## v51
Design ATM_TOP, start of the top module:
module ATM_TOP #(parameter  P_WIDTH = 16,
                            B_WIDTH = 20, 
							C_WIDTH = 6)
( 
    input   wire                    clk,
    input   wire                    rst,
	input wire [C_WIDTH-1:0]         card_number,
	input wire                       card_in,
    input wire                      button_0,
    input wire                      button_1,
    input wire                      button_2,
    input wire                      button_3,
    input wire                      button_4,
    input wire                      button_5,
    input wire                      button_6,
    input wire                      button_7,
    input wire                      button_8,
    input wire                      button_9,
    input wire                      enter_button,
    input wire                      cancel_button,
    input wire                      withdraw_button,
    input wire                      deposit_button,
    input wire                      show_balance,
	input wire                      another_service,
    input wire                      English_button,
    input wire                      Arabic_button,
	input wire                      multiple_100_button,
    input wire                      multiple_1000_button,
    input wire     [B_WIDTH-1:0]     actual_deposit_value,
	input wire [31:0]                threshold,
	output wire	                         card_out,
	output wire  [B_WIDTH-1:0]     updated_balance,  
	output wire                    operation_done, 
	output wire                    error,
	output wire                    wrong_password
	);
clock: 3.7 ns
lec_check: 0
cap_margin: 5
core_margin: 2
core_utilization: 67
setup_slack_margin: -0.35
slew_margin: 20
run.sh (not shown) runs the stock make flow with config.mk's settings and CLKGATE_MAP_FILE=.
The flow for v51 finished, though final verification flagged setup timing.
### v51 -> v34
# v51
export LEC_CHECK = 0
export CAP_MARGIN = 5
export CORE_MARGIN = 2
export CORE_UTILIZATION = 67
export SETUP_SLACK_MARGIN = -0.35
export SLEW_MARGIN = 20
create_clock -name core_clock -period 3.7 [get_ports {clk}]
# v34
export LEC_CHECK = 0
export CAP_MARGIN = 5
export CORE_MARGIN = 2
export CORE_UTILIZATION = 72
export CTS_CLUSTER_SIZE = 22
export PLACE_DENSITY = 0.66
export SETUP_SLACK_MARGIN = -0.35
export SLEW_MARGIN = 20
create_clock -name core_clock -period 3.7 [get_ports {clk}]
[summary]
- Completing all stages was not enough for v34: its layout failed the final checks because of setup timing.
- Area of the multi-input gates: v51 vs v34 — no meaningful difference
- As far as power in sequential cells is concerned, v34 and v51 perform about the same.
- In v34 the worst-case setup slack after placement turned out 0.025 ns lower than in v51.
--- input diff v34..v37 ---
# v34
export LEC_CHECK = 0
export CAP_MARGIN = 5
export CORE_MARGIN = 2
export CORE_UTILIZATION = 72
export CTS_CLUSTER_SIZE = 22
export PLACE_DENSITY = 0.66
export SETUP_SLACK_MARGIN = -0.35
export SLEW_MARGIN = 20
create_clock -name core_clock -period 3.7 [get_ports {clk}]
# v37
export LEC_CHECK = 0
export ABC_AREA = 1
export CAP_MARGIN = 0
export CORE_MARGIN = 2
export CORE_UTILIZATION = 72
export CTS_CLUSTER_DIAMETER = 355
export CTS_CLUSTER_SIZE = 96
export PLACE_DENSITY = 0.4
export SLEW_MARGIN = 20
create_clock -name core_clock -period 2.14 [get_ports {clk}]
## What came out
v37 did not make it past 4_1_cts, where a tool error ended it.
v37 vs. v34: multiplexer share of the synthesized area went down 15 points; register area share after synthesis went down 3.0 points.
Compared with v34, v37 shows a die outline width that is about 3% higher.
Total nets after synthesis, v37 vs v34: up by more than a quarter
Note that the number of distinct library cell variants in the gate-level netlist after synthesis recorded for v34 amounts to 1.2 times the value seen in v37.
Per the comparison of v37 with v34, average instance area after synthesis lower, yosys synthesis chip area higher, simple-gate portion of the synthesized area higher, synthesized cell count higher, post-synthesis instance area higher.
The die of v37 is larger than the one used in v34.
Changes in v50 relative to v37:
# v37
export LEC_CHECK = 0
export ABC_AREA = 1
export CAP_MARGIN = 0
export CORE_MARGIN = 2
export CORE_UTILIZATION = 72
export CTS_CLUSTER_DIAMETER = 355
export CTS_CLUSTER_SIZE = 96
export PLACE_DENSITY = 0.4
export SLEW_MARGIN = 20
create_clock -name core_clock -period 2.14 [get_ports {clk}]
# v50
export LEC_CHECK = 0
export CAP_MARGIN = 20
export CORE_MARGIN = 2
export CORE_UTILIZATION = 40
export SLEW_MARGIN = 20
create_clock -name core_clock -period 7.66 [get_ports {clk}]
- Comparing v37 and v50, the higher synthesized instance count is on v37.
- Comparing v37 and v50, the lower number of nets produced by synthesis is on v50.
- v37 has lower post-synthesis share of cell area spent on and-or and or-and gates than v50.
- v50 reports a lower post-synthesis chip area from yosys than v37 does.
- v50 completed; timing, DRC and antenna clean
- Note that the cell area reported after detailed placement recorded for v37 amounts to 1.18 times the value seen in v50.
- Die height: lower on v37
- Looking at number of cells in Yosys stat, v50 sits 33% lower than v37 does.
- Synthesized area: v50 vs v37 down 1200 um^2
- v50 ends up with lower post-detailed-placement half-perimeter wirelength than v37 does.

========
Starting RTL as in the previous note.
make LEC_CHECK=0 ABC_AREA=1 CAP_MARGIN=10 CORE_MARGIN=2 CORE_UTILIZATION=72 CTS_CLUSTER_SIZE=74 GPL_ROUTABILITY_DRIVEN=1 MAX_ROUTING_LAYER=met5 MIN_ROUTING_LAYER=met1 PLACE_DENSITY=0.67 SETUP_SLACK_MARGIN=-0.18 SLEW_MARGIN=20 finish   # period 3.11 ns
The first run finished but fails on setup timing.
Then changed:
ABC_AREA = unset   (was 1)
CAP_MARGIN = 20   (was 10)
CORE_UTILIZATION = 15   (was 72)
CTS_CLUSTER_SIZE = unset   (was 74)
GPL_ROUTABILITY_DRIVEN = unset   (was 1)
MAX_ROUTING_LAYER = unset   (was met5)
MIN_ROUTING_LAYER = unset   (was met1)
PLACE_DENSITY = unset   (was 0.67)
SETUP_SLACK_MARGIN = unset   (was -0.18)
clock period = 7.4 ns   (was 3.11 ns; I/O delays follow)
After rerunning: This time the run ran to the end with no violations. Area after synthesis went down by 6.2%. Routed wire length went down by 15%. Power went down by 61%. Clock power went down by 56%.

========
Starting RTL as in the previous note.
make LEC_CHECK=0 CAP_MARGIN=20 CORE_MARGIN=2 CORE_UTILIZATION=61 SETUP_SLACK_MARGIN=0.88 SLEW_MARGIN=20 finish   # period 3.96 ns
The baseline went through all stages and came out clean.
Edit:
--- a/flow/config.mk
+++ b/flow/config.mk
@@ -9,4 +9,3 @@
 export CORE_MARGIN = 2
-export CORE_UTILIZATION = 61
-export SETUP_SLACK_MARGIN = 0.88
+export CORE_UTILIZATION = 39
 export SLEW_MARGIN = 20
==> flow/constraint.sdc (replaced) <==
create_clock -name core_clock -period 5.35 [get_ports {clk}]
set_input_delay 1.0700 -clock core_clock [delete_from_list [all_inputs] [get_ports {clk}]]
set_output_delay 1.0700 -clock core_clock [all_outputs]
set_load 0.01 [all_outputs]
The new run completed without violations.
Area after synthesis does not change.
Sequential cell count does not change.
Global-route usage shrinks by 11 points.
Power drops by a quarter to a third.
Critical path depth came out lower by 7.
Die area came out higher by well over a third.
Setup slack improves by 130 ps.
Power is estimated from default activity; no workload was simulated.
